==> build 46 <==
==> flow/design.v <==
module router_top (
    input clock,
    input resetn,
    input packet_valid,
    input [7:0] data_in,
    input read_enb_0, read_enb_1, read_enb_2,
    output [7:0] data_out_0, data_out_1, data_out_2,
    output vld_out_0, vld_out_1, vld_out_2,
    output err,
    output busy
);
    wire [7:0] dout;
    wire [2:0] write_enb;
    wire [2:0] soft_reset;
    wire write_enb_reg;
    wire [2:0] read_enb;
    wire [2:0] empty;
    wire [2:0] full;
    wire lfd_state;
    wire detect_add;
    wire ld_state;
    wire laf_state;
    wire full_state;
    wire fifo_full;
    wire rst_int_reg;
    wire parity_done;
    wire low_packet_valid;
    assign read_enb = {read_enb_2, read_enb_1, read_enb_0};
    router_fsm FSM (.clock(clock), .resetn(resetn), .packet_valid(packet_valid), .data_in(data_in), .parity_done(parity_done), .soft_reset_0(soft_reset[0]), .soft_reset_1(soft_reset[1]), .soft_reset_2(soft_reset[2]), .fifo_full(fifo_full), .low_packet_valid(low_packet_valid), .fifo_empty_0(empty[0]), .fifo_empty_1(empty[1]), .fifo_empty_2(empty[2]), .detect_add(detect_add), .ld_state(ld_state), .laf_state(laf_state), .lfd_state(lfd_state), .full_state(full_state), .write_enb_reg(write_enb_reg), .rst_int_reg(rst_int_reg), .busy(busy));
    router_register REG (.clock(clock), .resetn(resetn), .packet_valid(packet_valid), .data_in(data_in), .fifo_full(fifo_full), .detect_add(detect_add), .ld_state(ld_state), .laf_state(laf_state), .full_state(full_state), .lfd_state(lfd_state), .rst_int_reg(rst_int_reg), .err(err), .parity_done(parity_done), .low_packet_valid(low_packet_valid), .dout(dout));
    router_sync SYNC (.clock(clock), .resetn(resetn), .data_in(data_in), .detect_add(detect_add), .write_enb_reg(write_enb_reg), .read_enb_0(read_enb_0), .read_enb_1(read_enb_1), .read_enb_2(read_enb_2), .write_enb(write_enb), .fifo_full(fifo_full), .full_0(full[0]), .full_1(full[1]), .full_2(full[2]), .empty_0(empty[0]), .empty_1(empty[1]), .empty_2(empty[2]), .soft_reset_0(soft_reset[0]), .soft_reset_1(soft_reset[1]), .soft_reset_2(soft_reset[2]), .vld_out_0(vld_out_0), .vld_out_1(vld_out_1), .vld_out_2(vld_out_2));
    router_fifo FIFO0 (.clock(clock), .resetn(resetn), .soft_reset(soft_reset[0]), .write_enb(write_enb[0]), .read_enb(read_enb[0]), .data_in({lfd_state, dout}), .lfd_state(lfd_state), .full(full[0]), .empty(empty[0]), .data_out(data_out_0));
    router_fifo FIFO1 (.clock(clock), .resetn(resetn), .soft_reset(soft_reset[1]), .write_enb(write_enb[1]), .read_enb(read_enb[1]), .data_in({lfd_state, dout}), .lfd_state(lfd_state), .full(full[1]), .empty(empty[1]), .data_out(data_out_1));
    router_fifo FIFO2 (.clock(clock), .resetn(resetn), .soft_reset(soft_reset[2]), .write_enb(write_enb[2]), .read_enb(read_enb[2]), .data_in({lfd_state, dout}), .lfd_state(lfd_state), .full(full[2]), .empty(empty[2]), .data_out(data_out_2));
endmodule
module router_fsm (
    input clock, resetn,
    input packet_valid,
    input [7:0] data_in,
    input fifo_full, fifo_empty_0, fifo_empty_1, fifo_empty_2,
    input soft_reset_0, soft_reset_1, soft_reset_2,
    input parity_done, low_packet_valid,
    output reg detect_add, ld_state, laf_state, lfd_state, full_state,
    output reg write_enb_reg, rst_int_reg, busy
);
    parameter DECODE_ADDRESS = 3'b000,
              LOAD_FIRST_DATA = 3'b001,
              LOAD_DATA = 3'b010,
              LOAD_PARITY = 3'b011,
              FIFO_FULL_STATE = 3'b100,
              LOAD_AFTER_FULL = 3'b101,
              DECODE_ADDRESS_WAIT = 3'b110,
              CHECK_PARITY_ERROR = 3'b111;
    reg [2:0] state, next_state;
    reg [1:0] addr;
    always @(posedge clock) begin
        if (~resetn)
            state <= DECODE_ADDRESS;
        else if ((soft_reset_0 && addr == 2'b00) ||
                 (soft_reset_1 && addr == 2'b01) ||
                 (soft_reset_2 && addr == 2'b10))
            state <= DECODE_ADDRESS;
        else
            state <= next_state;
    end
    always @(posedge clock) begin
        if (~resetn)
            addr <= 2'b00;
        else if (detect_add)
            addr <= data_in[1:0];
    end
    always @(*) begin
        next_state = state;
        case (state)
            DECODE_ADDRESS: begin
                if ((packet_valid && (data_in[1:0] == 2'b00) && fifo_empty_0) ||
                    (packet_valid && (data_in[1:0] == 2'b01) && fifo_empty_1) ||
                    (packet_valid && (data_in[1:0] == 2'b10) && fifo_empty_2))
                    next_state = LOAD_FIRST_DATA;
                else if ((packet_valid && (data_in[1:0] == 2'b00) && ~fifo_empty_0) ||
                         (packet_valid && (data_in[1:0] == 2'b01) && ~fifo_empty_1) ||
                         (packet_valid && (data_in[1:0] == 2'b10) && ~fifo_empty_2))
                    next_state = DECODE_ADDRESS_WAIT;
            end
            DECODE_ADDRESS_WAIT: begin
                if ((addr == 2'b00 && fifo_empty_0) ||
                    (addr == 2'b01 && fifo_empty_1) ||
                    (addr == 2'b10 && fifo_empty_2))
                    next_state = LOAD_FIRST_DATA;
            end
            LOAD_FIRST_DATA: begin
                if (fifo_full)
                    next_state = FIFO_FULL_STATE;
                else
                    next_state = LOAD_DATA;
            end
            LOAD_DATA: begin
                if (fifo_full)
                    next_state = FIFO_FULL_STATE;
                else if (~packet_valid)
                    next_state = LOAD_PARITY;
            end
            LOAD_PARITY: begin
                next_state = CHECK_PARITY_ERROR;
            end
            FIFO_FULL_STATE: begin
                if (~fifo_full)
                    next_state = LOAD_AFTER_FULL;
            end
            LOAD_AFTER_FULL: begin
                if (~parity_done && low_packet_valid)
                    next_state = LOAD_PARITY;
                else if (~parity_done && ~low_packet_valid)
                    next_state = LOAD_DATA;
                else if (parity_done)
                    next_state = DECODE_ADDRESS;
            end
            CHECK_PARITY_ERROR: begin
                if (~fifo_full)
                    next_state = DECODE_ADDRESS;
                else
                    next_state = FIFO_FULL_STATE;
            end
        endcase
    end
    always @(*) begin
        detect_add = 0;
        ld_state = 0;
        laf_state = 0;
        lfd_state = 0;
        full_state = 0;
        write_enb_reg = 0;
        rst_int_reg = 0;
        busy = 0;
        case (state)
            DECODE_ADDRESS: begin
                detect_add = 1;
            end
            DECODE_ADDRESS_WAIT: begin
                detect_add = 1;
            end
            LOAD_FIRST_DATA: begin
                lfd_state = 1;
                busy = 1;
            end
            LOAD_DATA: begin
                ld_state = 1;
                write_enb_reg = 1;
                busy = 1;
            end
            LOAD_PARITY: begin
                busy = 1;
            end
            FIFO_FULL_STATE: begin
                full_state = 1;
                busy = 1;
            end
            LOAD_AFTER_FULL: begin
                laf_state = 1;
                busy = 1;
            end
            CHECK_PARITY_ERROR: begin
                rst_int_reg = 1;
                busy = 1;
            end
        endcase
    end
endmodule
module router_register (
    input clock, resetn, packet_valid,
    input [7:0] data_in,
    input fifo_full, detect_add, ld_state, laf_state, full_state, lfd_state, rst_int_reg,
    output reg err, parity_done, low_packet_valid,
    output reg [7:0] dout
);
    reg [7:0] hold_header_byte, fifo_full_header_byte, internal_parity, packet_parity_byte;
    reg [7:0] fifo_full_data_reg;  
    reg [5:0] count;  
    always @(posedge clock) begin
        if (~resetn)
            hold_header_byte <= 8'b0;
        else if (detect_add && packet_valid)
            hold_header_byte <= data_in;
    end
    always @(posedge clock) begin
        if (~resetn)
            fifo_full_header_byte <= 8'b0;
        else if (detect_add && packet_valid)
            fifo_full_header_byte <= data_in;
    end
    always @(posedge clock) begin
        if (~resetn)
            fifo_full_data_reg <= 8'b0;
        else if (ld_state && fifo_full)
            fifo_full_data_reg <= data_in;
    end
    always @(*) begin
        if (lfd_state)
            dout = hold_header_byte;
        else if (ld_state && ~fifo_full)
            dout = data_in;
        else if (ld_state && fifo_full)
            dout = fifo_full_data_reg;
        else if (laf_state)
            dout = fifo_full_header_byte;
        else
            dout = 8'b0;
    end
    always @(posedge clock) begin
        if (~resetn)
            internal_parity <= 8'b0;
        else if (detect_add)
            internal_parity <= 8'b0;
        else if (lfd_state && packet_valid)
            internal_parity <= internal_parity ^ hold_header_byte;
        else if (ld_state && packet_valid && ~full_state)
            internal_parity <= internal_parity ^ data_in;
    end
    always @(posedge clock) begin
        if (~resetn)
            packet_parity_byte <= 8'b0;
        else if (detect_add && packet_valid)
            packet_parity_byte <= 8'b0;
        else if ((ld_state && ~packet_valid) || (laf_state && ~packet_valid && ~parity_done))
            packet_parity_byte <= data_in;
    end
    always @(posedge clock) begin
        if (~resetn)
            count <= 6'b0;
        else if (detect_add)
            count <= data_in[7:2];  
        else if (ld_state && packet_valid)
            count <= count - 1;
    end
    always @(posedge clock) begin
        if (~resetn)
            low_packet_valid <= 0;
        else
            low_packet_valid <= ~packet_valid;
    end
    always @(posedge clock) begin
        if (~resetn)
            parity_done <= 0;
        else if (detect_add)
            parity_done <= 0;
        else if ((count == 0) && (ld_state || laf_state) && (~packet_valid))
            parity_done <= 1;
    end
    always @(posedge clock) begin
        if (~resetn)
            err <= 0;
        else if (rst_int_reg)
            err <= 0;
        else if (parity_done)
            err <= (internal_parity != packet_parity_byte);
    end
endmodule
module router_sync (
    input clock, resetn,
    input [7:0] data_in,
    input detect_add, write_enb_reg,
    input read_enb_0, read_enb_1, read_enb_2,
    input empty_0, empty_1, empty_2,
    input full_0, full_1, full_2,
    output reg [2:0] write_enb,
    output reg fifo_full,
    output reg vld_out_0, vld_out_1, vld_out_2,
    output reg soft_reset_0, soft_reset_1, soft_reset_2
);
    reg [1:0] internal_addr;
    reg [4:0] timer_0, timer_1, timer_2;  
    always @(posedge clock) begin
        if (~resetn)
            internal_addr <= 2'b0;
        else if (detect_add)
            internal_addr <= data_in[1:0];
    end
    always @(*) begin
        case (internal_addr)
            2'b00: write_enb = {2'b0, write_enb_reg};
            2'b01: write_enb = {1'b0, write_enb_reg, 1'b0};
            2'b10: write_enb = {write_enb_reg, 2'b0};
            default: write_enb = 3'b0;
        endcase
    end
    always @(*) begin
        case (internal_addr)
            2'b00: fifo_full = full_0;
            2'b01: fifo_full = full_1;
            2'b10: fifo_full = full_2;
            default: fifo_full = 0;
        endcase
    end
    always @(posedge clock) begin
        if (~resetn) begin
            vld_out_0 <= 0;
            timer_0 <= 0;
            soft_reset_0 <= 0;
        end else begin
            if (~empty_0)
                vld_out_0 <= 1;
            else
                vld_out_0 <= 0;
            if (vld_out_0 && ~read_enb_0)
                timer_0 <= timer_0 + 1;
            else
                timer_0 <= 0;
            if (timer_0 == 29) begin
                soft_reset_0 <= 1;
                vld_out_0 <= 0;
                timer_0 <= 0;
            end else
                soft_reset_0 <= 0;
        end
    end
    always @(posedge clock) begin
        if (~resetn) begin
            vld_out_1 <= 0;
            timer_1 <= 0;
            soft_reset_1 <= 0;
        end else begin
            if (~empty_1)
                vld_out_1 <= 1;
            else
                vld_out_1 <= 0;
            if (vld_out_1 && ~read_enb_1)
                timer_1 <= timer_1 + 1;
            else
                timer_1 <= 0;
            if (timer_1 == 29) begin
                soft_reset_1 <= 1;
                vld_out_1 <= 0;
                timer_1 <= 0;
            end else
                soft_reset_1 <= 0;
        end
    end
    always @(posedge clock) begin
        if (~resetn) begin
            vld_out_2 <= 0;
            timer_2 <= 0;
            soft_reset_2 <= 0;
        end else begin
            if (~empty_2)
                vld_out_2 <= 1;
            else
                vld_out_2 <= 0;
            if (vld_out_2 && ~read_enb_2)
                timer_2 <= timer_2 + 1;
            else
                timer_2 <= 0;
            if (timer_2 == 29) begin
                soft_reset_2 <= 1;
                vld_out_2 <= 0;
                timer_2 <= 0;
            end else
                soft_reset_2 <= 0;
        end
    end
endmodule
module router_fifo (
    input clock, resetn, soft_reset,
    input write_enb, read_enb, lfd_state,
    input [8:0] data_in,  
    output reg [7:0] data_out,  
    output reg full, empty
);
    reg [8:0] mem [15:0];  
    reg [3:0] wr_ptr, rd_ptr;  
    reg [4:0] count;  
    always @(posedge clock) begin
        if (~resetn || soft_reset)
            wr_ptr <= 0;
        else if (write_enb && ~full)
            wr_ptr <= wr_ptr + 1;
    end
    always @(posedge clock) begin
        if (~resetn || soft_reset)
            rd_ptr <= 0;
        else if (read_enb && ~empty)
            rd_ptr <= rd_ptr + 1;
    end
    always @(posedge clock) begin
        if (~resetn || soft_reset)
            count <= 0;
        else begin
            case ({write_enb & ~full, read_enb & ~empty})
                2'b10: count <= count + 1;
                2'b01: count <= count - 1;
                default: count <= count;
            endcase
        end
    end
    always @(*) begin
        full = (count == 16);
        empty = (count == 0);
    end
    always @(posedge clock) begin
        if (write_enb && ~full)
            mem[wr_ptr] <= data_in;
    end
    always @(posedge clock) begin
        if (~resetn)
            data_out <= 8'b0;
        else if (soft_reset)
            data_out <= 8'b0;
        else if (read_enb && ~empty)
            data_out <= mem[rd_ptr][7:0];
        else if (empty)
            data_out <= 8'b0;
    end
endmodule
==> flow/run.sh <==
#!/bin/bash
# the make line also repeats each setting of config.mk as NAME=value (left out here)
make -C /OpenROAD-flow-scripts/flow DESIGN_CONFIG=/design/flow/config.mk WORK_HOME=/design/flow/orfs CLKGATE_MAP_FILE= finish
==> flow/config.mk <==
export PLATFORM = sky130hd
export DESIGN_NAME = router_top
export DESIGN_NICKNAME = router_top
export VERILOG_FILES = /design/flow/design.v
export SDC_FILE = /design/flow/constraint.sdc
export NUM_CORES = 4
export LEC_CHECK = 0
export CAP_MARGIN = 20
export CELL_PAD_IN_SITES_GLOBAL_PLACEMENT = 0
export CORE_MARGIN = 2
export CORE_UTILIZATION = 72
export CTS_CLUSTER_DIAMETER = 31
export CTS_CLUSTER_SIZE = 44
export GPL_TIMING_DRIVEN = 1
export MIN_ROUTING_LAYER = met1
export PLACE_DENSITY_LB_ADDON = 0.01
export SETUP_SLACK_MARGIN = 0.61
export SLEW_MARGIN = 20
export TNS_END_PERCENT = 95
==> flow/constraint.sdc <==
create_clock -name core_clock -period 2.68 [get_ports {clock}]
set_input_delay 0.5360 -clock core_clock [delete_from_list [all_inputs] [get_ports {clock}]]
set_output_delay 0.5360 -clock core_clock [all_outputs]
set_load 0.01 [all_outputs]
==> inputs of trial 48, as changes to build 46 <==
ABC_AREA = 1   (was not set)
CELL_PAD_IN_SITES_DETAIL_PLACEMENT = 2   (was not set)
CELL_PAD_IN_SITES_GLOBAL_PLACEMENT = 1   (was 0)
CORE_ASPECT_RATIO = 1.03   (was not set)
CORE_UTILIZATION = 56   (was 72)
CTS_CLUSTER_DIAMETER = 266   (was 31)
MAX_ROUTING_LAYER = met4   (was not set)
PLACE_DENSITY_LB_ADDON = 0.12   (was 0.01)
SETUP_SLACK_MARGIN = not set   (was 0.61)
==> flow/constraint.sdc (replaced) <==
create_clock -name core_clock -period 3.25 [get_ports {clock}]
set_input_delay 0.6500 -clock core_clock [delete_from_list [all_inputs] [get_ports {clock}]]
set_output_delay 0.6500 -clock core_clock [all_outputs]
set_load 0.01 [all_outputs]
==> qor summary <==
quantity	build 46	trial 48
Run status	failed layout checks	stopped before the end
Failing step	-	detailed placement (3_5_place_dp)
Violated checks	setup timing	-
Syn nets	1373	2059
Tally of unique sky130hd cells used after synthesis	54	45
Part of the Yosys area used for sequential elements	68.2%	65.1%
Number of enable-type register cells in the synthesized netlist	384	384
Mapped Avg Cell Area	16.1 um^2	11.1 um^2
Core Box Area	28900 um^2	39400 um^2
FP Core Util	73.6%	56.5%
Number of placement rows	62	74
Top cell type's share of synthesized area	54.1%	51.7%
Post-Synth Adder-Cell Area	2.28%	2.18%
Width of the die	176 um	201 um
Die height	176 um	206 um
Post-synthesis share of cell area spent on and-or and or-and gates	2.77%	12.2%
Synthesis warning total	4	4
I/O pins	43	43
Post-synthesis share of cell area spent on and, or, nand and nor gates	7.52%	9.71%
Post-synthesis instance area	21300 um^2	22300 um^2
Number of port buffers	42	42
Placer congestion estimate	0.855	0.888
Count of instantiated cells in the yosys netlist	1322	2008
Total die size	31000 um^2	41400 um^2
Chip area from the yosys synthesis statistics	21300 um^2	22300 um^2
XOR/XNOR Fraction of Synth Area	2.47%	0.943%
Mux cell area share	15.0%	4.31%
Gate Count Post-Synth	1322	2008
